==> flow/run.sh <==
#!/bin/bash
# the make line also repeats each setting of config.mk as NAME=value (left out here)
make -C /OpenROAD-flow-scripts/flow DESIGN_CONFIG=/design/flow/config.mk WORK_HOME=/design/flow/orfs CLKGATE_MAP_FILE= finish
==> flow/config.mk <==
export PLATFORM = sky130hd
export DESIGN_NAME = processor
export DESIGN_NICKNAME = processor
export VERILOG_FILES = /design/flow/design.v
export SDC_FILE = /design/flow/constraint.sdc
export NUM_CORES = 4
export LEC_CHECK = 0
export ABC_AREA = 1
export CAP_MARGIN = 25
export CORE_MARGIN = 8
export CORE_UTILIZATION = 43
export CTS_CLUSTER_SIZE = 87
export GPL_ROUTABILITY_DRIVEN = 1
export GPL_TIMING_DRIVEN = 1
export MIN_ROUTING_LAYER = met1
export PLACE_DENSITY = 0.5
export SLEW_MARGIN = 20
export TNS_END_PERCENT = 40
==> flow/constraint.sdc <==
create_clock -name core_clock -period 8.27 [get_ports {clk}]
set_input_delay 1.6540 -clock core_clock [delete_from_list [all_inputs] [get_ports {clk}]]
set_output_delay 1.6540 -clock core_clock [all_outputs]
set_load 0.01 [all_outputs]
==> flow/design.v <==
module multiplier
  (
   input                     clk,
   input                     rst,
   input                     en,
   input [BITS-1:0]          data_a,
   input [BITS-1:0]          data_b,
   output reg [(BITS*2)-1:0] result,
   output                    done
   );
   parameter BITS = 16;
   localparam STATE_IDLE     = 0;
   localparam STATE_MULTIPLY = 1;
   reg                    state;
   reg [$clog2(BITS)-1:0] mul_counter;
   reg [BITS-1:0]         data_a_reg;
   reg [(BITS*2)-1:0]     data_b_reg;
   assign done = (STATE_IDLE == state) && !en;
   always @ (posedge clk) begin
      case (state)
         STATE_IDLE: begin
            if (en) begin
               mul_counter <= 0;
               data_a_reg <= data_a;
               data_b_reg <= { {BITS{1'b0}}, data_b };
               result <= 0;
               state <= STATE_MULTIPLY;
            end
         end
         STATE_MULTIPLY: begin
            if (mul_counter == BITS - 1) begin
               state <= STATE_IDLE;
            end else begin
               mul_counter <= mul_counter + 1;
            end
            data_a_reg <= data_a_reg >> 1;
            data_b_reg <= data_b_reg << 1;
            if (data_a_reg[0]) begin
               result <= result + data_b_reg;
            end
         end
      endcase
      if (rst) begin
         state <= STATE_IDLE;
      end
   end
endmodule
module divider
  (
   input                 clk,
   input                 rst,
   input                 en,
   input [BITS-1:0]      dividend,
   input [BITS-1:0]      divisor,
   output reg [BITS-1:0] quotient,
   output [BITS-1:0]     remainder,
   output                done
   );
   parameter BITS = 16;
   localparam STATE_IDLE   = 0;
   localparam STATE_DIVIDE = 1;
   reg                    state;
   reg [$clog2(BITS)-1:0] div_counter;
   reg [(BITS-1)*2:0]     dividend_reg;
   reg [(BITS-1)*2:0]     divisor_reg;
   assign done = (STATE_IDLE == state) && !en;
   assign remainder = dividend_reg[BITS-1:0];
   always @ (posedge clk) begin
      case (state)
        STATE_IDLE: begin
           if (en) begin
              div_counter <= 0;
              dividend_reg <= { {BITS-1{1'b0}}, dividend };
              divisor_reg <= { divisor, {BITS-1{1'b0}} };
              quotient <= 0;
              state <= STATE_DIVIDE;
           end
        end
        STATE_DIVIDE: begin
           if (div_counter == BITS - 1) begin
              state <= STATE_IDLE;
           end else begin
              div_counter <= div_counter + 1;
           end
           divisor_reg <= divisor_reg >> 1;
           if (dividend_reg < divisor_reg) begin
              quotient <= quotient << 1;
           end else begin
              quotient <= (quotient << 1) | 1'b1;
              dividend_reg <= dividend_reg - divisor_reg;
           end
        end
      endcase
      if (rst) begin
         state <= STATE_IDLE;
      end
   end
endmodule
module processor
  (
   input                        clk,
   input                        rst,
   input                        boot_done,
   output reg [11:0]            status_digits,
   output reg                   halted,
   output reg [16-1:0]  instr_ptr,
   input                        instr_valid,
   input [32-1:0]      cur_instr,
   output reg                   cache_wr_en,
   output reg [16-1:0]  cache_wr_addr,
   output reg [16-1:0]  cache_wr_data,
   input                        cache_wr_done,
   output reg                   cache_rd_en,
   output reg [16-1:0]  cache_rd_addr,
   input [16-1:0]       cache_rd_data,
   input                        cache_rd_done,
   input                        pixel_wr_done,
   output reg                   pixel_en,
   output reg [7:0]             pixel_rgb,
   output reg [7:0]             pixel_x,
   output reg [7:0]             pixel_y,
   input [16-1:0]       rnd,
   output reg                   ms_time_rst,
   input [16-1:0]       ms_time,
   input [142-1:0] buf_inputs
   );
   reg [16-1:0]  registers [16-1:0];
   reg                   overflow_flag;
   reg                   carry_flag;
   reg                   zero_flag;
   reg                   sign_flag;
   wire [7:0]            opcode = cur_instr[31:24];
   wire [7:0]            arg1 = cur_instr[23:16];
   wire [7:0]            arg2 = cur_instr[15:8];
   wire [3:0]            reg1 = arg1[3:0];
   wire [3:0]            reg2 = arg2[3:0];
   wire [16-1:0] dest = registers[reg1];
   wire [16-1:0] src  = registers[reg2];
   wire [15:0]           argA = cur_instr[23:8];
   wire [15:0]           argB = cur_instr[15:0];
   wire signed [16-1:0] signed_dest = dest;
   reg [3:0]             load_reg;
   reg                       multiply_en;
   reg [16-1:0]      multiply_data_a;
   reg [16-1:0]      multiply_data_b;
   wire [(16*2)-1:0] multiply_result;
   wire                      multiply_done;
   multiplier #(.BITS(16)) multiplier_
     (
      .clk(clk),
      .rst(rst),
      .en(multiply_en),
      .data_a(multiply_data_a),
      .data_b(multiply_data_b),
      .result(multiply_result),
      .done(multiply_done)
      );
   reg                   divide_en;
   reg [16-1:0]  dividend;
   reg [16-1:0]  divisor;
   wire [16-1:0] quotient;
   wire [16-1:0] remainder;
   wire                  divide_done;
   divider #(.BITS(16)) divider_
     (
      .clk(clk),
      .rst(rst),
      .en(divide_en),
      .dividend(dividend),
      .divisor(divisor),
      .quotient(quotient),
      .remainder(remainder),
      .done(divide_done)
      );
   localparam [3:0] STATE_PRE_BOOT   = 0;
   localparam [3:0] STATE_HALT       = 1;
   localparam [3:0] STATE_EXECUTING  = 2;
   localparam [3:0] STATE_WR_WAIT    = 3;
   localparam [3:0] STATE_PIXEL_WAIT = 4;
   localparam [3:0] STATE_RD_WAIT    = 5;
   localparam [3:0] STATE_RET_WAIT   = 6;
   localparam [3:0] STATE_MULTIPLY   = 7;
   localparam [3:0] STATE_DIVIDE     = 8;
   reg [3:0]            state;
   always @ (posedge clk) begin
      cache_wr_en <= 0;
      cache_rd_en <= 0;
      pixel_en <= 0;
      multiply_en <= 0;
      divide_en <= 0;
      ms_time_rst <= 0;
      case (state)
        STATE_PRE_BOOT: begin
           if (boot_done) begin
              state <= STATE_EXECUTING;
           end
        end
        STATE_HALT: begin
           halted <= 1;
        end
        STATE_EXECUTING: begin
           halted <= 0;
           if (instr_valid) begin
              execute();
           end
        end
        STATE_WR_WAIT: begin
           if (cache_wr_done) begin
              state <= STATE_EXECUTING;
           end
        end
        STATE_PIXEL_WAIT: begin
           if (pixel_wr_done) begin
              state <= STATE_EXECUTING;
           end
        end
        STATE_RD_WAIT: begin
           if (cache_rd_done) begin
              registers[load_reg] <= cache_rd_data;
              state <= STATE_EXECUTING;
           end
        end
        STATE_RET_WAIT: begin
           if (cache_rd_done) begin
              instr_ptr <= cache_rd_data + 32 / 8;
              state <= STATE_EXECUTING;
           end
        end
        STATE_MULTIPLY: begin
           if (multiply_done) begin
              registers[load_reg] <= multiply_result[16-1:0];
              state <= STATE_EXECUTING;
           end
        end
        STATE_DIVIDE: begin
           if (divide_done) begin
              registers[load_reg] <= quotient;
              state <= STATE_EXECUTING;
           end
        end
      endcase
      if (rst) begin
         state <= STATE_PRE_BOOT;
         status_digits <= 0;
         halted <= 0;
         instr_ptr <= 0;
         cache_wr_en <= 0;
         cache_rd_en <= 0;
         pixel_en <= 0;
         pixel_rgb <= 0;
         ms_time_rst <= 0;
         multiply_en <= 0;
         divide_en <= 0;
         overflow_flag <= 0;
         carry_flag <= 0;
         zero_flag <= 0;
         sign_flag <= 0;
      end
   end
   task execute;
      reg [16:0] result;
      begin
         result = 0;
         instr_ptr <= instr_ptr + 32 / 8;
         case (opcode)
           8'h00: begin
           end
           8'h01: begin
              registers[reg1] <= buf_inputs[src];
           end
           8'h02: begin
              if (cache_wr_done) begin
                 push(instr_ptr);
                 instr_ptr <= argA;
              end else begin
                 instr_ptr <= instr_ptr;
              end
           end
           8'h03: begin
              if (cache_rd_done) begin
                 pop();
                 registers[4'b0] <= registers[4'b0] - arg1 - 16 / 8;
                 state <= STATE_RET_WAIT;
              end else begin
                 instr_ptr <= instr_ptr;
              end
           end
           8'h04: begin
              if (cache_rd_done) begin
                 read(src);
              end else begin
                 instr_ptr <= instr_ptr;
              end
           end
           8'h05: begin
              if (cache_rd_done) begin
                 read(argB);
              end else begin
                 instr_ptr <= instr_ptr;
              end
           end
           8'h06: begin
              registers[reg1] <= src;
           end
           8'h07: begin
              registers[reg1] <= argB;
           end
           8'h08: begin
              if (cache_wr_done) begin
                 push(dest);
              end else begin
                 instr_ptr <= instr_ptr;
              end
           end
           8'h09: begin
              if (cache_rd_done) begin
                 pop();
              end else begin
                 instr_ptr <= instr_ptr;
              end
           end
           8'h0A: begin
              result = dest + src;
              registers[reg1] <= result[16-1:0];
           end
           8'h0B: begin
              result = dest - src;
              registers[reg1] <= result[16-1:0];
           end
           8'h0C: begin
              if (multiply_done) begin
                 multiply_en <= 1;
                 multiply_data_a <= dest;
                 multiply_data_b <= src;
                 state <= STATE_MULTIPLY;
                 load_reg <= reg1;
              end else begin
                 instr_ptr <= instr_ptr;
              end
           end
           8'h0D: begin
              if (divide_done) begin
                 divide_en <= 1;
                 dividend <= dest;
                 divisor <= src;
                 state <= STATE_DIVIDE;
                 load_reg <= reg1;
              end else begin
                 instr_ptr <= instr_ptr;
              end
           end
           8'h0E: begin
              registers[reg1] <= dest & src;
           end
           8'h0F: begin
              registers[reg1] <= dest | src;
           end
           8'h10: begin
              registers[reg1] <= dest ^ src;
           end
           8'h11: begin
              registers[reg1] <= dest << src;
           end
           8'h12: begin
              registers[reg1] <= signed_dest >>> src;
           end
           8'h13: begin
              registers[reg1] <= dest >> src;
           end
           8'h14: begin
              result = dest - src;
           end
           8'h15: begin
              result = { 1'b0, dest & src };
           end
           8'h16: begin
              pixel_rgb <= dest[7:0];
           end
           8'h17: begin
              if (pixel_wr_done) begin
                 pixel_en <= 1;
                 pixel_x <= dest[7:0];
                 pixel_y <= src[7:0];
                 state <= STATE_PIXEL_WAIT;
              end else begin
                 instr_ptr <= instr_ptr;
              end
           end
           8'h18: begin
              if (cache_wr_done) begin
                 write(dest, src);
              end else begin
                 instr_ptr <= instr_ptr;
              end
           end
           8'h19: begin
              if (cache_wr_done) begin
                 write(dest, argB);
              end else begin
                 instr_ptr <= instr_ptr;
              end
           end
           8'h1A: begin
              registers[reg1] <= ms_time;
           end
           8'h1B: begin
              ms_time_rst <= 1;
           end
           8'h1C: begin
              registers[reg1] <= rnd;
           end
           8'h30: begin
              instr_ptr <= dest;
           end
           8'h31: begin
              instr_ptr <= argA;
           end
           8'h32: begin
              if (zero_flag) begin
                 instr_ptr <= argA;
              end
           end
           8'h33: begin
              if (!zero_flag) begin
                 instr_ptr <= argA;
              end
           end
           8'h34: begin
              if (!zero_flag && sign_flag == overflow_flag) begin
                 instr_ptr <= argA;
              end
           end
           8'h35: begin
              if (sign_flag == overflow_flag) begin
                 instr_ptr <= argA;
              end
           end
           8'h36: begin
              if (!carry_flag && !zero_flag) begin
                 instr_ptr <= argA;
              end
           end
           8'h37: begin
              if (!carry_flag) begin
                 instr_ptr <= argA;
              end
           end
           8'h38: begin
              if (sign_flag != overflow_flag) begin
                 instr_ptr <= argA;
              end
           end
           8'h39: begin
              if (sign_flag != overflow_flag || zero_flag) begin
                 instr_ptr <= argA;
              end
           end
           8'h3A: begin
              if (carry_flag) begin
                 instr_ptr <= argA;
              end
           end
           8'h3B: begin
              if (carry_flag || zero_flag) begin
                 instr_ptr <= argA;
              end
           end
           8'h3C: begin
              if (overflow_flag) begin
                 instr_ptr <= argA;
              end
           end
           8'h3D: begin
              if (!overflow_flag) begin
                 instr_ptr <= argA;
              end
           end
           8'h3E: begin
              if (sign_flag) begin
                 instr_ptr <= argA;
              end
           end
           8'h3F: begin
              if (!sign_flag) begin
                 instr_ptr <= argA;
              end
           end
           default: begin
              status_digits <= 12'h700 | opcode;
              state <= STATE_HALT;
           end
         endcase
         if (8'h14 == opcode || 8'h15 == opcode ||
             8'h0A == opcode || 8'h0B == opcode) begin
            set_flags(result);
         end else begin
            clear_flags();
         end
      end
   endtask
   task write;
      input [16-1:0] data;
      input [16-1:0] addr;
      begin
         cache_wr_en <= 1;
         cache_wr_addr <= addr;
         cache_wr_data <= data;
         state <= STATE_WR_WAIT;
      end
   endtask
   task read;
      input [16-1:0] addr;
      begin
         load_reg <= reg1;
         cache_rd_en <= 1;
         cache_rd_addr <= addr;
         state <= STATE_RD_WAIT;
      end
   endtask
   task push;
      input [16-1:0] push_data;
      reg [16-1:0]   new_stack_ptr;
      begin
         new_stack_ptr = registers[4'b0] + 16 / 8;
         write(push_data, new_stack_ptr);
         registers[4'b0] <= new_stack_ptr;
      end
   endtask
   task pop;
      reg [16-1:0] stack_ptr;
      begin
         stack_ptr = registers[4'b0];
         read(stack_ptr);
         registers[4'b0] <= stack_ptr - 2;
      end
   endtask;
   task set_flags;
      input [16:0] result;
      begin
         if (8'h0A == opcode) begin
            overflow_flag <= (dest[16-1] &
                              src[16-1] &
                              ~result[16-1]) |
                             (~dest[16-1] &
                              ~src[16-1] &
                              result[16-1]);            
         end else if (8'h0B == opcode || 8'h14 == opcode) begin
            overflow_flag <= (dest[16-1] &
                              ~src[16-1] &
                              ~result[16-1]) |
                             (~dest[16-1] &
                              src[16-1] &
                              result[16-1]);
         end else begin
            overflow_flag <= 0;
         end
         carry_flag <= result[16];
         zero_flag <= (0 == result[16-1:0]);
         sign_flag <= result[16-1];
      end
   endtask
   task clear_flags;
      begin
         overflow_flag <= 0;
         carry_flag <= 0;
         zero_flag <= 0;
         sign_flag <= 0;
      end
   endtask
endmodule
==> impl_metrics.toml, run 1 <==
# implementation run metrics
[cts]
cts_buffers = 69
clockRootBuffer = "sky130_fd_sc_hd__clkbuf_16"
clock_insertion_delay_worst_skew_ns = 0.68
hold_buffers = 0
ctsLongestPathBuffers = 3
post-cts-setup-buffer-count = 0
ctsResizeCount = 0
tritoncts = "built"
clkSlewWorstSetupHoldPaths_ns = 0.06
cts_num_sinks = 577
htreeDepth = 3

[final_timing]
totalNegativeSetupSlack_ns = 0
post_route_hold_slack_ns = 0.465
hold_viol_final = 0
clock_skew_ns = 0.0510
rsz0062_at_grt = "false"
timing_worst_slew_pin_value_ns = 1.05
min_period_ns = 7.10
timing.final.setup_violations = 0
relSlewSlack_pct = 29.5
post-route-period-util_pct = 85.8
finalMaxSlewViolations = 0
timing_limited_maximum_frequency_mhz = 141

[worst_setup_path]
crit_path_max_incr_delay_ns = 0.47
worstPathBufferInverterCount = 5
worst_setup_path_startpoint = "cur_instr[18]"
cp_top_family = "AND-OR/OR-AND gates"
rr_worst_depth = 31
number_of_stages_on_the_worst_setup_path = 25
critical_path_arrival_ns = 7.57
cp-end-kind = "flop"
cp_slowest_cell = "sky130_fd_sc_hd__inv_1"
critPathRequiredTime_ns = 8.75
crit_type = "input pin to flop"
timing.critical_path.from_type = "input pin"
setup.worst_path.end = "registers[9][13]$_DFFE_PP_"
rr_endpoint = "registers[9][13]$_DFFE_PP_"
reg2reg_from = "registers[0][1]$_DFFE_PP_"
worst_path_most_repeated_cell = "sky130_fd_sc_hd__nand2_1"
critPathMaxFanout = 28
reg2reg_setup_slack_ns = 2.36

[hold_path]
hold_path.startpoint = "state[0]$_DFF_P_"
worstHoldPathType = "flop to flop"
min_delay_path_depth = 2
min_to = "state[0]$_DFF_P_"

[synthesis]
synth_seq_share_pct = 45.9
ys_cells = 4557
share_of_the_synthesized_netlist_area_taken_by_xor_and_xnor_gates_pct = 1.63
synth-adder-area-share_pct = 4.28
post_synthesis_chip_area_from_yosys_um2 = 36500
post_synth_main_logic_family = "simple AND/OR/NAND/NOR gates"
synth-async-reset-ratio_pct = 0
enable_flop_cells = 522
synth_nets = 4908
synth_compound_gate_area_share_pct = 19.1
mux_area_share_pct = 0
synth_simple_gate_area_share_pct = 20.3
synth-main-ff-cell = "sky130_fd_sc_hd__edfxtp_1"
syn-mean-instance-area_um2 = 8.01
synth_top_area_share_pct = 42.9
yosys-top-cells-area = "sky130_fd_sc_hd__edfxtp_1 43%, sky130_fd_sc_hd__nand2_1 10%, sky130_fd_sc_hd__o21ai_0 6.4%"
ys.flops = 577
synthDistinctLibCells = 63
synth_area_leader_cell = "sky130_fd_sc_hd__edfxtp_1"
synth_top_cell_by_count = "sky130_fd_sc_hd__nand2_1"
ys.warnings.count = 3
cell_count_after_synthesis = 4557
synth_area_um2 = 36500
synth.top_cells.by_count = "1007 x sky130_fd_sc_hd__nand2_1, 522 x sky130_fd_sc_hd__edfxtp_1, 514 x sky130_fd_sc_hd__inv_1"

[routing]
drt.antenna.violating_nets = 0
avgRoutedWirePerCell_um = 26.7
met3_wirelength_um = 14200
firstDrtPassIters = 6
met1_length_um = 64700
route.met2.wl_um = 72700
post-route-drc-count = 0
dr_total_vias = 35456
wirelength_um = 163000
avgViaCountPerCell = 5.83
uppermost_routed_layer = "met5"
drt_iter0_markers = 4331

[global_routing]
pin_count_of_the_biggest_net_entering_global_routing = 116
grt_antenna_before_repair = 11
global_route.usage.total_pct = 33.2
grt_first_pass_wirelength_um = 230000
grt_pass1_vias = 33279
grt_overflow = 0

[cells_and_area]
finalNetCount = 5238
final-comb-area_um2 = 16600
seq_area_um2 = 16800
final_cell_area_um2 = 43800
fin_util_pct = 51.8
area.growth.synth_to_final_pct = 20.0
filler_cell_count = 8297

[pwr]
max-vdd-ir-drop_v = 0.000165
power.share.combinational_pct = 17.4
p_int_mw = 5.39
switching_power_mw = 2.23
clock_power_share_pct = 40.8
switching_power_share_of_the_total_pct = 29.3
power_density_nw_per_um2 = 174
clockNetworkPower_mw = 3.11
comb-power_mw = 1.33
total_power_mw = 7.62
power.sequential.total_mw = 3.18
power.largest_group = "sequential cells"
power_leakage_nw = 17.9
p_seq_share_pct = 41.8

[place]
gp_routability_congestion = 1.14
post-dp-hpwl_um = 120000
port_buffers = 332
dpl_cell_area_um2 = 41500

[floorplanning]
num_rows = 107
chipHeight_um = 307
floorplanUtilization_pct = 43.2
die.size.x_um = 307
num_io_pins = 334
fp.dieArea_um2 = 94500
core_area_um2 = 84600

[run]
drv_cap = 0
log.warning_count = 67

[outcome]
status = "no timing/DRC/antenna violations"
-- per-layer routing --
metal | global-route usage, % | vias up
met4 | 19.5 | 4
met3 | 6.43 | 403
met2 | 51.9 | 1843
li1 | - | 16350
met5 | 0 | -
met1 | 42.7 | 16856
-- stage by stage --
| step | std cells | setup WS (ns) |
|---|---|---|
| detailed placement | 5958 | 0.712 |
| global placement | 5953 | 0.584 |
| global route | 6085 | 0.960 |
| CTS | 6083 | 1.37 |
| floorplan | 4557 | 1.93 |
| finish | 6086 | 1.17 |
-- layout make-up --
type                    count  share of cell area (%)
clock inverters            43                    1.07
diodes                      1                 0.00571
repair buffers            495                    10.6
well taps                1144                    3.27
clock buffers              82                    4.12
inverters                 550                    4.71
multi-input cells        3194                    37.9
flip-flops and latches    577                    38.3
==> run 2: changes to the inputs <==
CAP_MARGIN = 15   (was 25)
CORE_MARGIN = 2   (was 8)
CORE_UTILIZATION = 71   (was 43)
CTS_CLUSTER_SIZE = not set   (was 87)
GPL_ROUTABILITY_DRIVEN = not set   (was 1)
GPL_TIMING_DRIVEN = not set   (was 1)
MIN_ROUTING_LAYER = not set   (was met1)
PLACE_DENSITY = 0.42   (was 0.5)
TNS_END_PERCENT = not set   (was 40)
clock period = 6.42 ns   (was 8.27 ns; I/O delays follow)
==> run 2 against run 1 <==
Clock power grew 5%. Synthesized cell count did not move. Core utilization grew 33 points. Combinational power is 32% higher. Die size down 44%. Sequential power rose by 29%. Non-clock buffer count grew 62. Setup slack worse by 1.0 ns. Still clean. Count of clock-buffer cells in the layout shrank 6. Power increased by 20%. Sequential share of layout area grew 0.44 points.
==> impl_metrics.toml, run 2 <==
# implementation run metrics
[outcome]
status = "no timing/DRC/antenna violations"

[pwr]
switching_power_share_of_the_total_pct = 28.9
power_leakage_nw = 18.0
power.sequential.total_mw = 4.10
power.share.combinational_pct = 19.3
clock_power_share_pct = 35.8
power_density_nw_per_um2 = 210
p_seq_share_pct = 45.0
p_int_mw = 6.48
total_power_mw = 9.11
switching_power_mw = 2.63
clockNetworkPower_mw = 3.26
comb-power_mw = 1.75
power.largest_group = "sequential cells"
max-vdd-ir-drop_v = 0.000267

[routing]
avgRoutedWirePerCell_um = 25.8
post-route-drc-count = 0
wirelength_um = 146000
drt.antenna.violating_nets = 0
avgViaCountPerCell = 6.84
firstDrtPassIters = 17
drt_iter0_markers = 8098
dr_total_vias = 38797

[cells_and_area]
final-instance-count-excl-fill = 5668
final-comb-area_um2 = 16600
fin_util_pct = 84.8
seq_area_um2 = 16800
finalNetCount = 5288
final_cell_area_um2 = 43300
area.growth.synth_to_final_pct = 18.6
filler_cell_count = 3059

[hold_path]
min_delay_path_depth = 2
hold_path.startpoint = "state[6]$_DFF_P_"
min_to = "state[6]$_DFF_P_"
worstHoldPathType = "flop to flop"

[floorplanning]
die.size.x_um = 231
core_area_um2 = 51100
num_rows = 83
fp.dieArea_um2 = 53300
chipHeight_um = 231
num_io_pins = 334
floorplanUtilization_pct = 71.5

[final_timing]
post-route-period-util_pct = 97.7
timing_worst_slew_pin_value_ns = 1.31
rsz0062_at_grt = "false"
timing_limited_maximum_frequency_mhz = 159
min_period_ns = 6.27
finalMaxSlewViolations = 0
relSlewSlack_pct = 12.6
timing.final.setup_violations = 0
hold_viol_final = 0
setup_slack_ns = 0.148
clock_skew_ns = 0.0155

[worst_setup_path]
cp_top_family = "AND-OR/OR-AND gates"
reg2reg_from = "registers[0][0]$_DFFE_PP_"
critical_path_arrival_ns = 6.63
rr_endpoint = "registers[11][10]$_DFFE_PP_"
number_of_stages_on_the_worst_setup_path = 28
critPathMaxFanout = 20
setup.worst_path.end = "registers[11][10]$_DFFE_PP_"
cp-end-kind = "flop"
worstPathBufferInverterCount = 8
critPathRequiredTime_ns = 6.78
reg2reg_setup_slack_ns = 0.84
rr_worst_depth = 26
crit_type = "input pin to flop"
cp_slowest_cell = "sky130_fd_sc_hd__clkdlybuf4s50_1"
timing.critical_path.from_type = "input pin"
crit_path_max_incr_delay_ns = 0.52
worst_setup_path_startpoint = "cur_instr[18]"

[synthesis]
synth_simple_gate_area_share_pct = 20.3
synth_top_area_share_pct = 42.9
share_of_the_synthesized_netlist_area_taken_by_xor_and_xnor_gates_pct = 1.63
syn-mean-instance-area_um2 = 8.01
synth-adder-area-share_pct = 4.28
synth_seq_share_pct = 45.9
post_synth_main_logic_family = "simple AND/OR/NAND/NOR gates"
synth-main-ff-cell = "sky130_fd_sc_hd__edfxtp_1"
ys_cells = 4557
ys.flops = 577
synth_nets = 4908
synth-async-reset-ratio_pct = 0
synth.top_cells.by_count = "1007 x sky130_fd_sc_hd__nand2_1, 522 x sky130_fd_sc_hd__edfxtp_1, 514 x sky130_fd_sc_hd__inv_1"
yosys-top-cells-area = "sky130_fd_sc_hd__edfxtp_1 43%, sky130_fd_sc_hd__nand2_1 10%, sky130_fd_sc_hd__o21ai_0 6.4%"
post_synthesis_chip_area_from_yosys_um2 = 36500
synthDistinctLibCells = 63
enable_flop_cells = 522
synth_area_leader_cell = "sky130_fd_sc_hd__edfxtp_1"
cell_count_after_synthesis = 4557
synth_top_cell_by_count = "sky130_fd_sc_hd__nand2_1"
mux_area_share_pct = 0
ys.warnings.count = 3
synth_area_um2 = 36500
synth_compound_gate_area_share_pct = 19.1

[place]
placedCellCount = 5557
post-dp-hpwl_um = 99800
gp_routability_congestion = 1.38
dpl_cell_area_um2 = 41500
preCtsSetupSlack_ns = -0.119
port_buffers = 332

[global_routing]
global_route.usage.total_pct = 54.1
groute.layer.met1.usage_pct = 63.2
pin_count_of_the_biggest_net_entering_global_routing = 102
groute.layer.met2.usage_pct = 78.6
grt_antenna_before_repair = 12
grt_pass1_vias = 36105
grt_first_pass_wirelength_um = 216000
met3_track_demand_over_resource_in_global_routing_pct = 24.7
grt_busiest_layer = "met2"
grt_overflow = 0

[cts]
ctsLongestPathBuffers = 3
tritoncts = "built"
htreeDepth = 2
hold_buffers = 0
cts_num_sinks = 577
clock_insertion_delay_worst_skew_ns = 0.63
post-cts-setup-buffer-count = 0
clockRootBuffer = "sky130_fd_sc_hd__clkbuf_16"
cts_buffers = 57
clkSlewWorstSetupHoldPaths_ns = 0.06

[run]
drv_cap = 0
log.warning_count = 66
==> run 2: metrics by stage <==
| step | hold WS, ns | setup TNS, ns |
|---|---|---|
| 2_1_floorplan | 0.430 | 0 |
| 3_3_place_gp | 0.445 | -0.496 |
| 3_5_place_dp | 0.459 | -4.27 |
| 4_1_cts | 0.468 | 0 |
| 5_1_grt | 0.492 | 0 |
| 6_report | 0.473 | 0 |
==> run 2: layout make-up <==
type / instances / area share (%)
Inverter: 550 / 4.77
Clock inverter: 24 / 0.425
Sequential cell: 577 / 38.7
Timing Repair Buffer: 557 / 12.0
Multi-Input combinational cell: 3194 / 38.4
Tap cell: 680 / 1.96
Clock buffer: 76 / 3.62
Antenna cell: 10 / 0.0578
==> run 2: timing repair <==
item                                    4_1_cts  5_1_grt
endpoints found under the setup margin        0       32
resized                                       0        3
endpoints found under the hold margin         0        0
==> run 2: routing by layer <==
metal / share of wire [%] / up-vias
met4: 10 / 22
met5: 0.15 / -
met3: 18 / 1204
li1: - / 16440
met1: 31 / 17188
met2: 41 / 3943
==> run 3: changes to the inputs <==
ABC_AREA = not set   (was 1)
CAP_MARGIN = 20   (was 15)
CORE_UTILIZATION = 50   (was 71)
CTS_CLUSTER_SIZE = 35   (was not set)
PLACE_DENSITY = not set   (was 0.42)
SETUP_SLACK_MARGIN = 0.61   (was not set)
clock period = 4.18 ns   (was 6.42 ns; I/O delays follow)
==> run 3 against run 2 <==
The layout now fails its checks (negative setup slack). Cell count is 8.8% lower. Setup slack worse by 0.82 ns. Design area is 14% higher. Count of clock-buffer cells in the layout is 2 higher. Non-clock buffer count is 549 higher. Core utilization is 15 points lower. Register-to-register slack worse by 1.5 ns.
==> impl_metrics.toml, run 3 <==
# implementation run metrics
[worst_setup_path]
number_of_stages_on_the_worst_setup_path = 20
crit_type = "input pin to flop"
timing.critical_path.cells = "buf_16, buf_12, buf_12, buf_16, mux4_2, mux2_2, nor2_2, a21oi_4, ha_4, or4_1, nor3_2, nand4_1, a21oi_4, nand4b_1, nor4_1, buf_4, nand4b_1, o22ai_2, nand3_2, a21oi_2"
cp-end-kind = "flop"
critical_path_arrival_ns = 5.44
reg2reg_from = "registers[14][0]$_DFFE_PP_"
timing.critical_path.from_type = "input pin"
reg2reg_setup_slack_ns = -0.67
worst_setup_path_startpoint = "cur_instr[8]"
rr_worst_depth = 19
crit_path_max_incr_delay_ns = 0.58
critPathRequiredTime_ns = 4.77
worstPathBufferInverterCount = 5
cp_top_family = "simple AND/OR/NAND/NOR gates"
setup.worst_path.end = "zero_flag$_SDFFE_PP0P_"
cp_slowest_cell = "sky130_fd_sc_hd__or4_1"
rr_endpoint = "registers[11][14]$_DFFE_PP_"
critPathMaxFanout = 14

[synthesis]
synth_area_leader_cell = "sky130_fd_sc_hd__edfxtp_1"
ys.warnings.count = 3
post_synthesis_chip_area_from_yosys_um2 = 35700
post_synth_main_logic_family = "multiplexers"
synth_nets = 3561
synth_seq_share_pct = 47.0
yosys-top-cells-area = "sky130_fd_sc_hd__edfxtp_1 44%, sky130_fd_sc_hd__mux4_2 9.1%, sky130_fd_sc_hd__ha_1 4.1%"
enable_flop_cells = 522
synth_compound_gate_area_share_pct = 14.1
synth-async-reset-ratio_pct = 0
mux_area_share_pct = 15.3
ys.flops = 577
synth.top_cells.by_count = "522 x sky130_fd_sc_hd__edfxtp_1, 279 x sky130_fd_sc_hd__nand2_1, 271 x sky130_fd_sc_hd__nor2_1"
synthDistinctLibCells = 89
share_of_the_synthesized_netlist_area_taken_by_xor_and_xnor_gates_pct = 2.80
cell_count_after_synthesis = 3210
synth-adder-area-share_pct = 4.38
syn-mean-instance-area_um2 = 11.1
synth_top_cell_by_count = "sky130_fd_sc_hd__edfxtp_1"
ys_cells = 3210
synth-main-ff-cell = "sky130_fd_sc_hd__edfxtp_1"
synth_simple_gate_area_share_pct = 12.4
synth_area_um2 = 35700
synth_top_area_share_pct = 43.9

[floorplanning]
core_area_um2 = 70400
num_io_pins = 334
die.size.x_um = 271
fp.dieArea_um2 = 73500
floorplanUtilization_pct = 50.7
num_rows = 97
chipHeight_um = 271

[final_timing]
timing_limited_maximum_frequency_mhz = 206
finalMaxSlewViolations = 0
timing_worst_slew_pin_value_ns = 1.18
setup_slack_ns = -0.676
rsz0062_at_grt = "true"
clock_skew_ns = 0.0723
min_period_ns = 4.86
relSlewSlack_pct = 20.9
timing.final.setup_violations = 260
hold_viol_final = 0
totalNegativeSetupSlack_ns = -97.73
post-route-period-util_pct = 116

[global_routing]
grt_overflow = 0
pin_count_of_the_biggest_net_entering_global_routing = 93
grt_pass1_vias = 34498
grt_first_pass_wirelength_um = 243000
grt_antenna_before_repair = 19
global_route.usage.total_pct = 46.1

[place]
dpl_cell_area_um2 = 45500
preCtsSetupSlack_ns = -1.86
gp_routability_congestion = 1.09
port_buffers = 332
post-dp-hpwl_um = 126000
placedCellCount = 4987

[hold_path]
min_delay_path_depth = 2
worstHoldPathType = "flop to flop"
hold_path.startpoint = "state[5]$_DFF_P_"
min_to = "state[5]$_DFF_P_"

[cells_and_area]
final-instance-count-excl-fill = 5169
final_cell_area_um2 = 49300
finalNetCount = 4521
area.growth.synth_to_final_pct = 38.1

[cts]
clockRootBuffer = "sky130_fd_sc_hd__clkbuf_16"
cts_num_sinks = 577
cts_buffers = 58
clock_insertion_delay_worst_skew_ns = 0.69
clkSlewWorstSetupHoldPaths_ns = 0.07
htreeDepth = 2
tritoncts = "built"
ctsLongestPathBuffers = 3

[pwr]
power_leakage_nw = 18.8
power.share.combinational_pct = 23.9
p_seq_share_pct = 40.7
comb-power_mw = 3.70
power.sequential.total_mw = 6.31
clock_power_share_pct = 35.4
p_int_mw = 11.0
switching_power_mw = 4.50
max-vdd-ir-drop_v = 0.000399
clockNetworkPower_mw = 5.49
total_power_mw = 15.5
switching_power_share_of_the_total_pct = 29.1
power.largest_group = "sequential cells"
power_density_nw_per_um2 = 314

[routing]
met3_wirelength_um = 23400
post-route-drc-count = 0
drt_iter0_markers = 5262
avgRoutedWirePerCell_um = 34.0
route.met2.wl_um = 78100
wirelength_um = 176000
firstDrtPassIters = 9
drt.antenna.violating_nets = 0
uppermost_routed_layer = "met5"
met1_length_um = 60100
avgViaCountPerCell = 6.81
dr_total_vias = 35201

[run]
log.warning_count = 63
drv_cap = 0

[outcome]
status = "finished with violations"
violations = "negative setup slack"
## run 3: repair_timing
item                       CTS  global route
buffers inserted            31            22
resized                    166            78
pin swaps                   39            35
setup endpoints to repair  297           316
hold buffers                 0             0
gates cloned                 8             2
## run 3: through the flow
stage | utilization, % | hold slack [ns]
2_1_floorplan | - | 0.426
3_3_place_gp | 64.7 | 0.440
3_5_place_dp | 64.7 | 0.451
4_1_cts | 69.2 | 0.461
5_1_grt | 70.0 | 0.492
6_report | 70.0 | 0.463
## run 3: area by class of cell
| type | instances | area, um2 |
|---|---|---|
| tap | 940 | 1180 |
| fill | 4705 | 21100 |
| antenna | 10 | 25.0 |
| clock buffer | 78 | 1580 |
| sequential | 577 | 16800 |
| multi-input combinational | 2286 | 18700 |
| clock inverter | 31 | 364 |
| inverter | 141 | 548 |
| timing repair buffer | 1106 | 10200 |
## run 3: routing by layer
layer	up-vias	GRT usage, %
met3	793	13.6
li1	14219	-
met2	3258	72.1
met1	16919	56.4
met4	12	28.2
met5	-	0
==> run 4: changes to the inputs <==
CORE_UTILIZATION = 40   (was 50)
CTS_CLUSTER_SIZE = 98   (was 35)
HOLD_SLACK_MARGIN = -0.09   (was not set)
SETUP_SLACK_MARGIN = 0.6   (was 0.61)
SLEW_MARGIN = 0   (was 20)
clock period = 9.0 ns   (was 4.18 ns; I/O delays follow)
==> run 4 against run 3 <==
The run now finishes clean. Global-route usage fell by 15 points. Clock skew fell by 0.028 ns. Register-to-register slack improved by 3.9 ns. Largest power group unchanged. Flip-flop count did not move. First-iteration DRC count fell by 19%. Die size rose by 25%. Largest cell class unchanged. Non-clock buffer count fell by 627. Setup slack improved by 2.2 ns. Area after synthesis did not move.
==> impl_metrics.toml, run 4 <==
# implementation run metrics
[synthesis]
post_synthesis_chip_area_from_yosys_um2 = 35700
cell_count_after_synthesis = 3210
synth_simple_gate_area_share_pct = 12.4
synth_area_leader_cell = "sky130_fd_sc_hd__edfxtp_1"
synth-adder-area-share_pct = 4.38
synth-async-reset-ratio_pct = 0
synth_nets = 3561
enable_flop_cells = 522
synth_top_area_share_pct = 43.9
synth.top_cells.by_count = "522 x sky130_fd_sc_hd__edfxtp_1, 279 x sky130_fd_sc_hd__nand2_1, 271 x sky130_fd_sc_hd__nor2_1"
ys_cells = 3210
ys.warnings.count = 3
share_of_the_synthesized_netlist_area_taken_by_xor_and_xnor_gates_pct = 2.80
post_synth_main_logic_family = "multiplexers"
syn-mean-instance-area_um2 = 11.1
synth_compound_gate_area_share_pct = 14.1
ys.flops = 577
synthDistinctLibCells = 89
synth-main-ff-cell = "sky130_fd_sc_hd__edfxtp_1"
yosys-top-cells-area = "sky130_fd_sc_hd__edfxtp_1 44%, sky130_fd_sc_hd__mux4_2 9.1%, sky130_fd_sc_hd__ha_1 4.1%"
synth_area_um2 = 35700
mux_area_share_pct = 15.3
synth_seq_share_pct = 47.0
synth_top_cell_by_count = "sky130_fd_sc_hd__edfxtp_1"

[run]
drv_cap = 0
log.warning_count = 60

[pwr]
max-vdd-ir-drop_v = 0.000130
clock_power_share_pct = 41.3
switching_power_share_of_the_total_pct = 28.0
clockNetworkPower_mw = 2.88
p_int_mw = 5.01
power.largest_group = "sequential cells"
power_density_nw_per_um2 = 161
power.share.combinational_pct = 16.5
power.sequential.total_mw = 2.93
p_seq_share_pct = 42.1
comb-power_mw = 1.15
power_leakage_nw = 15.4
switching_power_mw = 1.95

[final_timing]
totalNegativeSetupSlack_ns = 0
post_route_hold_slack_ns = 0.454
rsz0062_at_grt = "false"
timing_worst_slew_pin_value_ns = 1.21
finalMaxSlewViolations = 0
hold_viol_final = 0
min_period_ns = 7.46
setup_slack_ns = 1.54
relSlewSlack_pct = 18.2
timing_limited_maximum_frequency_mhz = 134
clock_skew_ns = 0.0438
timing.final.setup_violations = 0
post-route-period-util_pct = 82.9

[floorplanning]
die.size.x_um = 303
fp.dieArea_um2 = 91600
num_rows = 109
chipHeight_um = 303
floorplanUtilization_pct = 40.4
core_area_um2 = 88400
num_io_pins = 334

[cells_and_area]
finalNetCount = 3902
final-instance-count-excl-fill = 4772
filler_cell_count = 8113
final_cell_area_um2 = 43100
area.growth.synth_to_final_pct = 20.8

[cts]
clockRootBuffer = "sky130_fd_sc_hd__clkbuf_16"
htreeDepth = 3
ctsResizeCount = 0
cts_num_sinks = 577
clkSlewWorstSetupHoldPaths_ns = 0.06
ctsLongestPathBuffers = 3
clock_insertion_delay_worst_skew_ns = 0.64
tritoncts = "built"
cts_buffers = 67
post-cts-setup-buffer-count = 0
hold_buffers = 0

[worst_setup_path]
worst_path_most_repeated_cell = "sky130_fd_sc_hd__nand2_1"
cp_top_family = "AND-OR/OR-AND gates"
crit_path_max_incr_delay_ns = 0.79
worstPathBufferInverterCount = 3
crit_type = "input pin to flop"
reg2reg_setup_slack_ns = 3.18
reg2reg_from = "registers[0][5]$_DFFE_PP_"
critPathMaxFanout = 53
rr_endpoint = "registers[15][14]$_DFFE_PP_"
worst_setup_path_startpoint = "cur_instr[16]"
rr_worst_depth = 17
cp_slowest_cell = "sky130_fd_sc_hd__buf_4"
number_of_stages_on_the_worst_setup_path = 18
cp-end-kind = "flop"
critical_path_arrival_ns = 7.92
setup.worst_path.end = "registers[12][15]$_DFFE_PP_"
timing.critical_path.from_type = "input pin"
timing.critical_path.cells = "buf_4, mux4_2, a22oi_1, nand2_1, inv_1, ha_1, or2_2, a221oi_1, o22ai_1, o41ai_1, o41ai_1, o31ai_2, nand2_1, a221o_1, o311ai_1, nand2_1, a31oi_1, buf_4"
critPathRequiredTime_ns = 9.46

[place]
placedCellCount = 4640
gp_routability_congestion = 1.00
port_buffers = 332
dpl_cell_area_um2 = 40700
post-dp-hpwl_um = 108000
preCtsSetupSlack_ns = 0.790

[global_routing]
grt_pass1_vias = 28561
grt_antenna_before_repair = 7
grt_busiest_layer = "met2"
groute.layer.met2.usage_pct = 46.1
groute.layer.met1.usage_pct = 44.0
met3_track_demand_over_resource_in_global_routing_pct = 8.03
grt_overflow = 0
global_route.usage.total_pct = 31.6
grt_first_pass_wirelength_um = 207000
pin_count_of_the_biggest_net_entering_global_routing = 81

[routing]
avgRoutedWirePerCell_um = 30.9
wirelength_um = 148000
drt_iter0_markers = 4250
dr_total_vias = 30611
avgViaCountPerCell = 6.41
firstDrtPassIters = 7
drt.antenna.violating_nets = 0
post-route-drc-count = 0

[hold_path]
min_delay_path_depth = 2
hold_path.startpoint = "state[5]$_DFF_P_"
min_to = "state[5]$_DFF_P_"
worstHoldPathType = "flop to flop"

[outcome]
status = "no timing/DRC/antenna violations"
run 4: through the flow:
stage / total power, mW / util (%)
2_1_floorplan: 3.61 / -
3_3_place_gp: 4.10 / 46.0
3_5_place_dp: 4.09 / 46.0
4_1_cts: 6.95 / 48.7
5_1_grt: 7.14 / 48.8
6_report: 6.96 / 48.8
run 4: area by class of cell:
| cell class | count | area (um2) | share of cell area (%) |
|---|---|---|---|
| Multi-Input combinational cell | 2285 | 17500 | 40.7 |
| Timing Repair Buffer | 479 | 4480 | 10.4 |
| Clock buffer | 82 | 1790 | 4.16 |
| Clock inverter | 41 | 533 | 1.24 |
| Antenna cell | 2 | 5.00 | 0.0116 |
| Inverter | 141 | 534 | 1.24 |
| Sequential cell | 577 | 16800 | 38.9 |
| Tap cell | 1165 | 1460 | 3.38 |
run 4: routing by layer:
layer  share of wire (%)  wire length (um)
met4                 5.3              7830
met2                  42             62600
met3                  12             17900
met1                  40             59100
met5                0.15               227
==> run 5: changes to the inputs <==
CORE_UTILIZATION = 72   (was 40)
CTS_CLUSTER_SIZE = 14   (was 98)
HOLD_SLACK_MARGIN = not set   (was -0.09)
PLACE_DENSITY_LB_ADDON = 0.01   (was not set)
SETUP_SLACK_MARGIN = 1.25   (was 0.6)
SLEW_MARGIN = 20   (was 0)
clock period = 8.7 ns   (was 9.0 ns; I/O delays follow)
==> run 5 against run 4 <==
The flow now stops in global routing. Die size down 44%. Area after synthesis unchanged. Synthesized cell count did not move.
==> impl_metrics.toml, run 5 <==
# yosys + openroad results
[synthesis]
synthDistinctLibCells = 89
synth-main-ff-cell = "sky130_fd_sc_hd__edfxtp_1"
ys.warnings.count = 3
cell_count_after_synthesis = 3210
synth_seq_share_pct = 47.0
synth.top_cells.by_count = "522 x sky130_fd_sc_hd__edfxtp_1, 279 x sky130_fd_sc_hd__nand2_1, 271 x sky130_fd_sc_hd__nor2_1"
synth_compound_gate_area_share_pct = 14.1
synth_simple_gate_area_share_pct = 12.4
synth_top_cell_by_count = "sky130_fd_sc_hd__edfxtp_1"
mux_area_share_pct = 15.3
synth-adder-area-share_pct = 4.38
syn-mean-instance-area_um2 = 11.1
ys.flops = 577
synth-async-reset-ratio_pct = 0
post_synthesis_chip_area_from_yosys_um2 = 35700
synth_top_area_share_pct = 43.9
post_synth_main_logic_family = "multiplexers"
yosys-top-cells-area = "sky130_fd_sc_hd__edfxtp_1 44%, sky130_fd_sc_hd__mux4_2 9.1%, sky130_fd_sc_hd__ha_1 4.1%"
share_of_the_synthesized_netlist_area_taken_by_xor_and_xnor_gates_pct = 2.80
synth_nets = 3561
enable_flop_cells = 522
synth_area_um2 = 35700
ys_cells = 3210
synth_area_leader_cell = "sky130_fd_sc_hd__edfxtp_1"

[place]
port_buffers = 332
preCtsSetupSlack_ns = 0.577
post-dp-hpwl_um = 106000
gp_routability_congestion = 1.28

[outcome]
status = "did not finish"
failing_step = "global routing"
error_line = "[ERROR GRT-0116] Global routing finished with congestion. Check the congestion regions in the DRC Viewer."

[cts]
clockRootBuffer = "sky130_fd_sc_hd__clkbuf_16"
cts_num_sinks = 577
cts_buffers = 56
post-cts-setup-buffer-count = 0
ctsLongestPathBuffers = 3
htreeDepth = 2

[floorplanning]
num_io_pins = 334
floorplanUtilization_pct = 72.9
fp.dieArea_um2 = 51400
die.size.x_um = 227
chipHeight_um = 227
core_area_um2 = 49000
num_rows = 81

[global_routing]
global_route.usage.total_pct = 71.4
grt_overflow = 19
-- run 5: stage by stage --
stage                     power (mW)  cells  hold slack, ns  util, %  area, um2
after CTS                       6.83   4207           0.500     85.4      41800
after detailed placement        4.18   4104           0.459     81.3      39800
after global placement          4.14   4103           0.434     81.3      39800
after floorplan                 3.73   3210           0.426        -      35700
-- run 5: repair_timing --
item	in CTS
endpoints found under the hold margin	0
pin swaps	0
gates cloned	0
resized	2
hold buffers	0
endpoints found under the setup margin	32
-- run 5: per-layer routing --
layer  overflow  track usage [%]
met5          0             36.6
met4         15             67.1
met3          2             56.6
met2          2             87.2
met1          0             72.2
==> run 6: changes to the inputs <==
ABC_AREA = 0   (was not set)
CAP_MARGIN = 10   (was 20)
CORE_MARGIN = 4   (was 2)
CORE_UTILIZATION = 40   (was 72)
CTS_CLUSTER_SIZE = 18   (was 14)
GPL_ROUTABILITY_DRIVEN = 0   (was not set)
HOLD_SLACK_MARGIN = -0.09   (was not set)
PLACE_DENSITY_LB_ADDON = 0.04   (was 0.01)
SETUP_SLACK_MARGIN = -0.3   (was 1.25)
SLEW_MARGIN = 0   (was 20)
clock period = 8.86 ns   (was 8.7 ns; I/O delays follow)
==> run 6 against run 5 <==
The run now finishes clean. Die size grew 83%. Area after synthesis unchanged. Synthesized cell count unchanged.
==> impl_metrics.toml, run 6 <==
# implementation run metrics
[final_timing]
min_period_ns = 7.23
timing_limited_maximum_frequency_mhz = 138
totalNegativeSetupSlack_ns = 0
timing.final.setup_violations = 0
timing_worst_slew_pin_value_ns = 1.36
relSlewSlack_pct = 9.41
rsz0062_at_grt = "false"
clock_skew_ns = 0.0221
post-route-period-util_pct = 81.6
finalMaxSlewViolations = 0
hold_viol_final = 0

[pwr]
power_density_nw_per_um2 = 164
max-vdd-ir-drop_v = 0.000135
power.largest_group = "sequential cells"
switching_power_share_of_the_total_pct = 27.7
power.share.combinational_pct = 16.3
power.sequential.total_mw = 2.98
comb-power_mw = 1.14
power_leakage_nw = 15.2
clock_power_share_pct = 41.1
clockNetworkPower_mw = 2.87
switching_power_mw = 1.94
p_int_mw = 5.05
p_seq_share_pct = 42.6

[cts]
cts_buffers = 68
post-cts-setup-buffer-count = 0
ctsResizeCount = 0
tritoncts = "built"
clock_insertion_delay_worst_skew_ns = 0.63
clockRootBuffer = "sky130_fd_sc_hd__clkbuf_16"
hold_buffers = 0
clkSlewWorstSetupHoldPaths_ns = 0.06
htreeDepth = 3
cts_num_sinks = 577
ctsLongestPathBuffers = 3

[synthesis]
ys_cells = 3210
synth_seq_share_pct = 47.0
synth_top_cell_by_count = "sky130_fd_sc_hd__edfxtp_1"
cell_count_after_synthesis = 3210
synth.top_cells.by_count = "522 x sky130_fd_sc_hd__edfxtp_1, 279 x sky130_fd_sc_hd__nand2_1, 271 x sky130_fd_sc_hd__nor2_1"
synth_simple_gate_area_share_pct = 12.4
enable_flop_cells = 522
post_synthesis_chip_area_from_yosys_um2 = 35700
synth-adder-area-share_pct = 4.38
synth_area_um2 = 35700
post_synth_main_logic_family = "multiplexers"
mux_area_share_pct = 15.3
synth_compound_gate_area_share_pct = 14.1
share_of_the_synthesized_netlist_area_taken_by_xor_and_xnor_gates_pct = 2.80
yosys-top-cells-area = "sky130_fd_sc_hd__edfxtp_1 44%, sky130_fd_sc_hd__mux4_2 9.1%, sky130_fd_sc_hd__ha_1 4.1%"
synthDistinctLibCells = 89
synth_top_area_share_pct = 43.9
syn-mean-instance-area_um2 = 11.1
synth_area_leader_cell = "sky130_fd_sc_hd__edfxtp_1"
ys.warnings.count = 3
ys.flops = 577
synth_nets = 3561
synth-async-reset-ratio_pct = 0
synth-main-ff-cell = "sky130_fd_sc_hd__edfxtp_1"

[worst_setup_path]
reg2reg_setup_slack_ns = 3.03
reg2reg_from = "registers[0][1]$_DFFE_PP_"
setup.worst_path.end = "registers[8][0]$_DFFE_PP_"
cp_top_family = "AND-OR/OR-AND gates"
critPathMaxFanout = 59
number_of_stages_on_the_worst_setup_path = 14
cp_slowest_cell = "sky130_fd_sc_hd__a2111oi_0"
worstPathBufferInverterCount = 3
rr_worst_depth = 13
worst_setup_path_startpoint = "cur_instr[9]"
timing.critical_path.cells = "buf_2, mux4_2, mux2i_1, mux2_2, inv_4, buf_4, nand2_1, o32ai_1, a2111oi_0, nor3_1, nor4_1, a2111oi_0, a31o_1, a31o_1"
cp-end-kind = "flop"
critPathRequiredTime_ns = 9.20
critical_path_arrival_ns = 7.57
crit_path_max_incr_delay_ns = 0.81
timing.critical_path.from_type = "input pin"
crit_type = "input pin to flop"
rr_endpoint = "registers[8][0]$_DFFE_PP_"

[routing]
avgRoutedWirePerCell_um = 31.4
wirelength_um = 149000
dr_total_vias = 30412
drt_iter0_markers = 3967
firstDrtPassIters = 6
post-route-drc-count = 0
avgViaCountPerCell = 6.42
drt.antenna.violating_nets = 0

[global_routing]
global_route.usage.total_pct = 30.7
pin_count_of_the_biggest_net_entering_global_routing = 60
grt_overflow = 0
grt_first_pass_wirelength_um = 211000
grt_antenna_before_repair = 9
grt_pass1_vias = 29343

[cells_and_area]
filler_cell_count = 8059
area.growth.synth_to_final_pct = 19.7
final-instance-count-excl-fill = 4737
finalNetCount = 3867

[floorplanning]
num_rows = 109
chipHeight_um = 307
floorplanUtilization_pct = 40.3
num_io_pins = 334
die.size.x_um = 307
fp.dieArea_um2 = 94100
core_area_um2 = 88500

[outcome]
status = "no timing/DRC/antenna violations"

[place]
placedCellCount = 4609
post-dp-hpwl_um = 109000
port_buffers = 332

[hold_path]
hold_path.startpoint = "state[5]$_DFF_P_"
min_delay_path_depth = 2
min_to = "state[5]$_DFF_P_"
worstHoldPathType = "flop to flop"

[run]
log.warning_count = 60
drv_cap = 0
run 6: per-layer routing:
| layer | routed length (um) | global-route usage (%) | up-vias |
|---|---|---|---|
| met5 | 16 | 0 | - |
| met4 | 8290 | 14.2 | 4 |
| met3 | 16400 | 7.52 | 394 |
| met2 | 64300 | 46.0 | 2048 |
| met1 | 59800 | 42.3 | 15067 |
| li1 | - | - | 12899 |
run 6: area by class of cell:
cell class | count | area (um2) | share of cell area [%]
Sequential cell | 577 | 16800 | 39.3
Timing Repair Buffer | 443 | 4130 | 9.67
Tap cell | 1165 | 1460 | 3.41
Clock inverter | 31 | 335 | 0.785
Multi-Input combinational cell | 2285 | 17600 | 41.1
Inverter | 141 | 534 | 1.25
Clock buffer | 91 | 1930 | 4.52
Antenna cell | 4 | 10.0 | 0.0234
run 6: through the flow:
step	power [mW]	setup slack [ns]	instance area, um2	hold slack (ns)	utilization, %
final	6.99	1.63	42700	0.448	48.3
after global routing	7.21	1.37	42700	0.478	48.3
after CTS	7.01	1.50	42700	0.447	48.2
after detailed placement	4.14	0.794	40400	0.438	45.7
after global placement	4.14	1.14	40400	0.434	45.7
after floorplan	3.66	1.73	35700	0.426	-
==> run 7: changes to the inputs <==
ABC_AREA = 1   (was 0)
CAP_MARGIN = 25   (was 10)
CORE_MARGIN = 2   (was 4)
CORE_UTILIZATION = 43   (was 40)
CTS_CLUSTER_SIZE = 87   (was 18)
GPL_ROUTABILITY_DRIVEN = 1   (was 0)
GPL_TIMING_DRIVEN = 1   (was not set)
HOLD_SLACK_MARGIN = not set   (was -0.09)
MIN_ROUTING_LAYER = met1   (was not set)
PLACE_DENSITY_LB_ADDON = not set   (was 0.04)
SETUP_SLACK_MARGIN = not set   (was -0.3)
SLEW_MARGIN = 20   (was 0)
clock period = 8.27 ns   (was 8.86 ns; I/O delays follow)
==> run 7 against run 6 <==
Non-clock buffer count is 43 higher. Synthesized cell count is 42% higher. Area after synthesis up 2.3%. Hold slack gained 0.023 ns. Global-route usage grew 4.0 points. Critical path depth rose by 10. Critical path type unchanged.
==> impl_metrics.toml, run 7 <==
# implementation run metrics
[synthesis]
synth.top_cells.by_count = "1007 x sky130_fd_sc_hd__nand2_1, 522 x sky130_fd_sc_hd__edfxtp_1, 514 x sky130_fd_sc_hd__inv_1"
synth-async-reset-ratio_pct = 0
share_of_the_synthesized_netlist_area_taken_by_xor_and_xnor_gates_pct = 1.63
ys.flops = 577
post_synth_main_logic_family = "simple AND/OR/NAND/NOR gates"
ys.warnings.count = 3
synth_top_cell_by_count = "sky130_fd_sc_hd__nand2_1"
synthDistinctLibCells = 63
synth_top_area_share_pct = 42.9
synth_area_um2 = 36500
cell_count_after_synthesis = 4557
synth-adder-area-share_pct = 4.28
post_synthesis_chip_area_from_yosys_um2 = 36500
yosys-top-cells-area = "sky130_fd_sc_hd__edfxtp_1 43%, sky130_fd_sc_hd__nand2_1 10%, sky130_fd_sc_hd__o21ai_0 6.4%"
synth_simple_gate_area_share_pct = 20.3
syn-mean-instance-area_um2 = 8.01
synth-main-ff-cell = "sky130_fd_sc_hd__edfxtp_1"
synth_area_leader_cell = "sky130_fd_sc_hd__edfxtp_1"
synth_compound_gate_area_share_pct = 19.1
enable_flop_cells = 522
synth_seq_share_pct = 45.9
mux_area_share_pct = 0
synth_nets = 4908
ys_cells = 4557

[worst_setup_path]
cp-end-kind = "flop"
critPathMaxFanout = 31
critical_path_arrival_ns = 7.25
reg2reg_from = "registers[0][1]$_DFFE_PP_"
cp_top_family = "AND-OR/OR-AND gates"
worst_setup_path_startpoint = "cur_instr[10]"
reg2reg_setup_slack_ns = 2.71
rr_worst_depth = 25
rr_endpoint = "registers[3][10]$_DFFE_PP_"
timing.critical_path.cells = "clkdlybuf4s50_1, buf_4, nand3_1, nand3_1, nand2_4, ha_1, fa_1, a21oi_1, o21ai_0, a21oi_1, o21ai_0, a21boi_0, xor2_1, o21ai_0, nand3_1, o211ai_1, inv_1, o221ai_1, nand4_1, o21ai_1, nand2_1, o211ai_1, a21oi_1, buf_4"
crit_path_max_incr_delay_ns = 0.49
setup.worst_path.end = "registers[3][10]$_DFFE_PP_"
timing.critical_path.from_type = "input pin"
number_of_stages_on_the_worst_setup_path = 24
critPathRequiredTime_ns = 8.62
worstPathBufferInverterCount = 4
cp_slowest_cell = "sky130_fd_sc_hd__clkdlybuf4s50_1"
crit_type = "input pin to flop"

[place]
placedCellCount = 5940
post-dp-hpwl_um = 114000
port_buffers = 332
gp_routability_congestion = 1.10
dpl_cell_area_um2 = 41400

[cts]
cts_buffers = 68
ctsResizeCount = 0
clkSlewWorstSetupHoldPaths_ns = 0.06
post-cts-setup-buffer-count = 0
clockRootBuffer = "sky130_fd_sc_hd__clkbuf_16"
cts_num_sinks = 577
hold_buffers = 0
ctsLongestPathBuffers = 3
htreeDepth = 3
clock_insertion_delay_worst_skew_ns = 0.64
tritoncts = "built"

[routing]
post-route-drc-count = 0
firstDrtPassIters = 6
drt_iter0_markers = 4098
avgRoutedWirePerCell_um = 25.3
drt.antenna.violating_nets = 0
dr_total_vias = 35394
wirelength_um = 154000
avgViaCountPerCell = 5.83

[pwr]
power.largest_group = "sequential cells"
p_int_mw = 5.36
max-vdd-ir-drop_v = 0.000199
power.sequential.total_mw = 3.18
comb-power_mw = 1.29
power_leakage_nw = 17.8
clockNetworkPower_mw = 3.06
switching_power_mw = 2.18
p_seq_share_pct = 42.2
clock_power_share_pct = 40.6
power.share.combinational_pct = 17.2
switching_power_share_of_the_total_pct = 28.9
power_density_nw_per_um2 = 172

[final_timing]
hold_viol_final = 0
post_route_hold_slack_ns = 0.470
totalNegativeSetupSlack_ns = 0
min_period_ns = 6.90
relSlewSlack_pct = 27.3
finalMaxSlewViolations = 0
timing_limited_maximum_frequency_mhz = 145
rsz0062_at_grt = "false"
post-route-period-util_pct = 83.4
timing_worst_slew_pin_value_ns = 1.08
timing.final.setup_violations = 0
clock_skew_ns = 0.0263

[cells_and_area]
final-instance-count-excl-fill = 6070
finalNetCount = 5228
final_cell_area_um2 = 43700
fin_util_pct = 52.2
area.growth.synth_to_final_pct = 19.7

[hold_path]
worstHoldPathType = "flop to flop"
hold_path.startpoint = "state[6]$_DFF_P_"
min_to = "state[6]$_DFF_P_"
min_delay_path_depth = 2

[global_routing]
grt_first_pass_wirelength_um = 222000
global_route.usage.total_pct = 34.7
grt_pass1_vias = 33303
grt_antenna_before_repair = 12
grt_overflow = 0
pin_count_of_the_biggest_net_entering_global_routing = 113

[floorplanning]
chipHeight_um = 295
fp.dieArea_um2 = 87300
num_rows = 106
num_io_pins = 334
floorplanUtilization_pct = 43.6
core_area_um2 = 83800
die.size.x_um = 295

[run]
log.warning_count = 66
drv_cap = 0

[outcome]
status = "no timing/DRC/antenna violations"
[run 7: metal layers]
layer,GRT usage (%),share of wire [%]
met5,0,0.028
met3,6.68,9.4
met1,46.0,40
met2,54.0,45
met4,17.7,5.6
[run 7: layout make-up]
cell class | instances | area [um2]
Clock inverter | 37 | 354
Multi-Input combinational cell | 3194 | 16600
Timing Repair Buffer | 486 | 4550
Sequential cell | 577 | 16800
Fill cell | 8107 | 40100
Tap cell | 1134 | 1420
Antenna cell | 5 | 12.5
Inverter | 550 | 2060
Clock buffer | 87 | 1940
[run 7: per-stage QoR]
step	setup WS, ns	total power [mW]
4_1_cts	1.61	7.54
3_3_place_gp	0.914	4.50
3_5_place_dp	0.960	4.49
6_report	1.37	7.53
2_1_floorplan	1.93	3.94
5_1_grt	1.01	7.77
==> run 8: changes to the inputs <==
ABC_AREA = not set   (was 1)
CAP_MARGIN = 10   (was 25)
CORE_UTILIZATION = 65   (was 43)
CTS_CLUSTER_SIZE = 35   (was 87)
GPL_ROUTABILITY_DRIVEN = not set   (was 1)
GPL_TIMING_DRIVEN = not set   (was 1)
MAX_ROUTING_LAYER = met4   (was not set)
MIN_ROUTING_LAYER = not set   (was met1)
SETUP_SLACK_MARGIN = 0.61   (was not set)
TNS_END_PERCENT = 5   (was not set)
clock period = 5.33 ns   (was 8.27 ns; I/O delays follow)
==> run 8 against run 7 <==
The run now fails in global routing. Die size shrank 35%. Area after synthesis shrank 2.3%. Synthesized cell count shrank 30%.
==> impl_metrics.toml, run 8 <==
# yosys + openroad results
[outcome]
status = "did not finish"
failing_step = "global routing"
error_line = "[ERROR GRT-0232] Routing congestion too high. Check the congestion heatmap in the GUI."

[global_routing]
grt_overflow = 26
global_route.usage.total_pct = 72.1

[cts]
ctsLongestPathBuffers = 3
clockRootBuffer = "sky130_fd_sc_hd__clkbuf_16"
hold_buffers = 0
cts_num_sinks = 577
cts_buffers = 57
htreeDepth = 2

[floorplanning]
die.size.x_um = 238
core_area_um2 = 54000
fp.dieArea_um2 = 56800
chipHeight_um = 238
num_rows = 85
num_io_pins = 334
floorplanUtilization_pct = 66.1

[synthesis]
post_synthesis_chip_area_from_yosys_um2 = 35700
synth_area_leader_cell = "sky130_fd_sc_hd__edfxtp_1"
cell_count_after_synthesis = 3210
synth_compound_gate_area_share_pct = 14.1
post_synth_main_logic_family = "multiplexers"
synth_top_area_share_pct = 43.9
ys.flops = 577
synthDistinctLibCells = 89
synth_seq_share_pct = 47.0
synth-main-ff-cell = "sky130_fd_sc_hd__edfxtp_1"
syn-mean-instance-area_um2 = 11.1
synth_area_um2 = 35700
share_of_the_synthesized_netlist_area_taken_by_xor_and_xnor_gates_pct = 2.80
synth-adder-area-share_pct = 4.38
synth_nets = 3561
ys.warnings.count = 3
synth_top_cell_by_count = "sky130_fd_sc_hd__edfxtp_1"
yosys-top-cells-area = "sky130_fd_sc_hd__edfxtp_1 44%, sky130_fd_sc_hd__mux4_2 9.1%, sky130_fd_sc_hd__ha_1 4.1%"
synth_simple_gate_area_share_pct = 12.4
mux_area_share_pct = 15.3
synth-async-reset-ratio_pct = 0
enable_flop_cells = 522
synth.top_cells.by_count = "522 x sky130_fd_sc_hd__edfxtp_1, 279 x sky130_fd_sc_hd__nand2_1, 271 x sky130_fd_sc_hd__nor2_1"
ys_cells = 3210

[place]
port_buffers = 332
post-dp-hpwl_um = 112000
gp_routability_congestion = 1.30
preCtsSetupSlack_ns = -0.780
placedCellCount = 4505
-- run 8: layer usage --
metal  track usage [%]  overflow
met1              73.4         1
met2              87.3         8
met4              63.9        13
met3              55.2         4
met5                 -         -
-- run 8: what timing repair did --
action | 4_1_cts
pin swaps | 25
setup endpoints to repair | 259
resized | 95
cloned | 3
buffers inserted | 32
-- run 8: through the flow --
stage | cell area, um2 | power (mW) | hold WS (ns)
after floorplan | 36100 | 6.16 | 0.426
after global placement | 43000 | 7.20 | 0.433
after detailed placement | 43000 | 7.25 | 0.460
after CTS | 45700 | 11.5 | 0.475
==> run 9: changes to the inputs <==
CAP_MARGIN = 20   (was 10)
CORE_UTILIZATION = 40   (was 65)
CTS_CLUSTER_SIZE = not set   (was 35)
MAX_ROUTING_LAYER = not set   (was met4)
PLACE_DENSITY = 0.6   (was not set)
SETUP_SLACK_MARGIN = 1.09   (was 0.61)
TNS_END_PERCENT = not set   (was 5)
clock period = 7.52 ns   (was 5.33 ns; I/O delays follow)
==> run 9 against run 8 <==
Now clean on timing, DRC and antenna. Area after synthesis did not move. Synthesized cell count unchanged. Die size rose by 61%.
==> impl_metrics.toml, run 9 <==
# implementation run metrics
[routing]
drt_iter0_markers = 4045
avgRoutedWirePerCell_um = 30.6
dr_total_vias = 30707
avgViaCountPerCell = 6.34
drt.antenna.violating_nets = 0
firstDrtPassIters = 8
wirelength_um = 148000
post-route-drc-count = 0

[synthesis]
synth.top_cells.by_count = "522 x sky130_fd_sc_hd__edfxtp_1, 279 x sky130_fd_sc_hd__nand2_1, 271 x sky130_fd_sc_hd__nor2_1"
synth-async-reset-ratio_pct = 0
yosys-top-cells-area = "sky130_fd_sc_hd__edfxtp_1 44%, sky130_fd_sc_hd__mux4_2 9.1%, sky130_fd_sc_hd__ha_1 4.1%"
synth_area_leader_cell = "sky130_fd_sc_hd__edfxtp_1"
post_synth_main_logic_family = "multiplexers"
ys.warnings.count = 3
synth_nets = 3561
mux_area_share_pct = 15.3
syn-mean-instance-area_um2 = 11.1
cell_count_after_synthesis = 3210
ys.flops = 577
enable_flop_cells = 522
share_of_the_synthesized_netlist_area_taken_by_xor_and_xnor_gates_pct = 2.80
synth_area_um2 = 35700
synthDistinctLibCells = 89
synth-main-ff-cell = "sky130_fd_sc_hd__edfxtp_1"
ys_cells = 3210
post_synthesis_chip_area_from_yosys_um2 = 35700
synth_top_cell_by_count = "sky130_fd_sc_hd__edfxtp_1"
synth_seq_share_pct = 47.0
synth_compound_gate_area_share_pct = 14.1
synth-adder-area-share_pct = 4.38
synth_simple_gate_area_share_pct = 12.4
synth_top_area_share_pct = 43.9

[cells_and_area]
filler_cell_count = 8048
fin_util_pct = 49.4
final_cell_area_um2 = 43700
finalNetCount = 3976
final-instance-count-excl-fill = 4845
area.growth.synth_to_final_pct = 22.4

[hold_path]
min_to = "state[5]$_DFF_P_"
min_delay_path_depth = 2
hold_path.startpoint = "state[5]$_DFF_P_"
worstHoldPathType = "flop to flop"

[worst_setup_path]
worst_setup_path_startpoint = "cur_instr[16]"
critPathMaxFanout = 16
cp_top_family = "AND-OR/OR-AND gates"
critPathRequiredTime_ns = 7.90
setup.worst_path.end = "registers[1][14]$_DFFE_PP_"
crit_type = "input pin to flop"
reg2reg_from = "registers[0][1]$_DFFE_PP_"
timing.critical_path.from_type = "input pin"
reg2reg_setup_slack_ns = 2.08
crit_path_max_incr_delay_ns = 0.63
number_of_stages_on_the_worst_setup_path = 16
worst_path_most_repeated_cell = "sky130_fd_sc_hd__buf_4"
worstPathBufferInverterCount = 6
timing.critical_path.cells = "buf_4, buf_4, buf_4, mux4_2, mux4_2, inv_1, ha_1, inv_1, o41ai_1, xnor2_1, a221o_1, a211oi_1, a221oi_1, o221ai_1, a21oi_4, buf_12"
rr_endpoint = "registers[1][14]$_DFFE_PP_"
rr_worst_depth = 19
cp-end-kind = "flop"
critical_path_arrival_ns = 6.61
cp_slowest_cell = "sky130_fd_sc_hd__o41ai_1"

[outcome]
status = "no timing/DRC/antenna violations"

[pwr]
power.largest_group = "sequential cells"
clock_power_share_pct = 40.4
p_seq_share_pct = 42.4
power_density_nw_per_um2 = 189
max-vdd-ir-drop_v = 0.000219
power_leakage_nw = 15.7
p_int_mw = 6.00
power.sequential.total_mw = 3.51
comb-power_mw = 1.42
total_power_mw = 8.27
clockNetworkPower_mw = 3.34
power.share.combinational_pct = 17.2
switching_power_share_of_the_total_pct = 27.4
switching_power_mw = 2.27

[global_routing]
global_route.usage.total_pct = 31.7
grt_pass1_vias = 28913
pin_count_of_the_biggest_net_entering_global_routing = 72
grt_overflow = 0
grt_first_pass_wirelength_um = 209000
grt_antenna_before_repair = 15

[cts]
clockRootBuffer = "sky130_fd_sc_hd__clkbuf_16"
ctsLongestPathBuffers = 3
tritoncts = "built"
clkSlewWorstSetupHoldPaths_ns = 0.06
cts_num_sinks = 577
clock_insertion_delay_worst_skew_ns = 0.65
htreeDepth = 3
cts_buffers = 66

[floorplanning]
num_rows = 109
die.size.x_um = 303
fp.dieArea_um2 = 91600
num_io_pins = 334
core_area_um2 = 88400
chipHeight_um = 303
floorplanUtilization_pct = 40.4

[place]
placedCellCount = 4720
port_buffers = 332
dpl_cell_area_um2 = 41400
gp_routability_congestion = 1.06
post-dp-hpwl_um = 111000
preCtsSetupSlack_ns = 0.251

[final_timing]
hold_viol_final = 0
timing_limited_maximum_frequency_mhz = 160
timing_worst_slew_pin_value_ns = 1.23
timing.final.setup_violations = 0
min_period_ns = 6.23
totalNegativeSetupSlack_ns = 0
clock_skew_ns = 0.0397
setup_slack_ns = 1.29
rsz0062_at_grt = "false"
post-route-period-util_pct = 82.9
finalMaxSlewViolations = 0
relSlewSlack_pct = 17.0
post_route_hold_slack_ns = 0.451

[run]
log.warning_count = 60
drv_cap = 0
run 9: cell type report:
cell class,instances,area (um2),area share (%)
diodes,3,7.51,0.0172
clock buffers,83,1750,4.00
clock inverters,37,484,1.11
inverters,141,534,1.22
multi-input cells,2285,17600,40.3
flip-flops and latches,577,16800,38.4
well taps,1165,1460,3.34
repair buffers,554,5100,11.7
run 9: per-layer routing:
layer	share of wire, %	up-vias	GRT usage (%)
li1	-	13130	-
met1	41	15259	44.6
met2	43	1963	47.2
met3	11	341	6.90
met4	4.9	14	13.8
met5	0.061	-	0
run 9: timing repair:
item / 4_1_cts / 5_1_grt
pin swaps: 0 / 2
endpoints found under the setup margin: 32 / 65
setup buffers: 0 / 2
gates resized: 2 / 5
hold buffers: 0 / 0
No activity file was given, so power comes from the tool's default toggle rates.
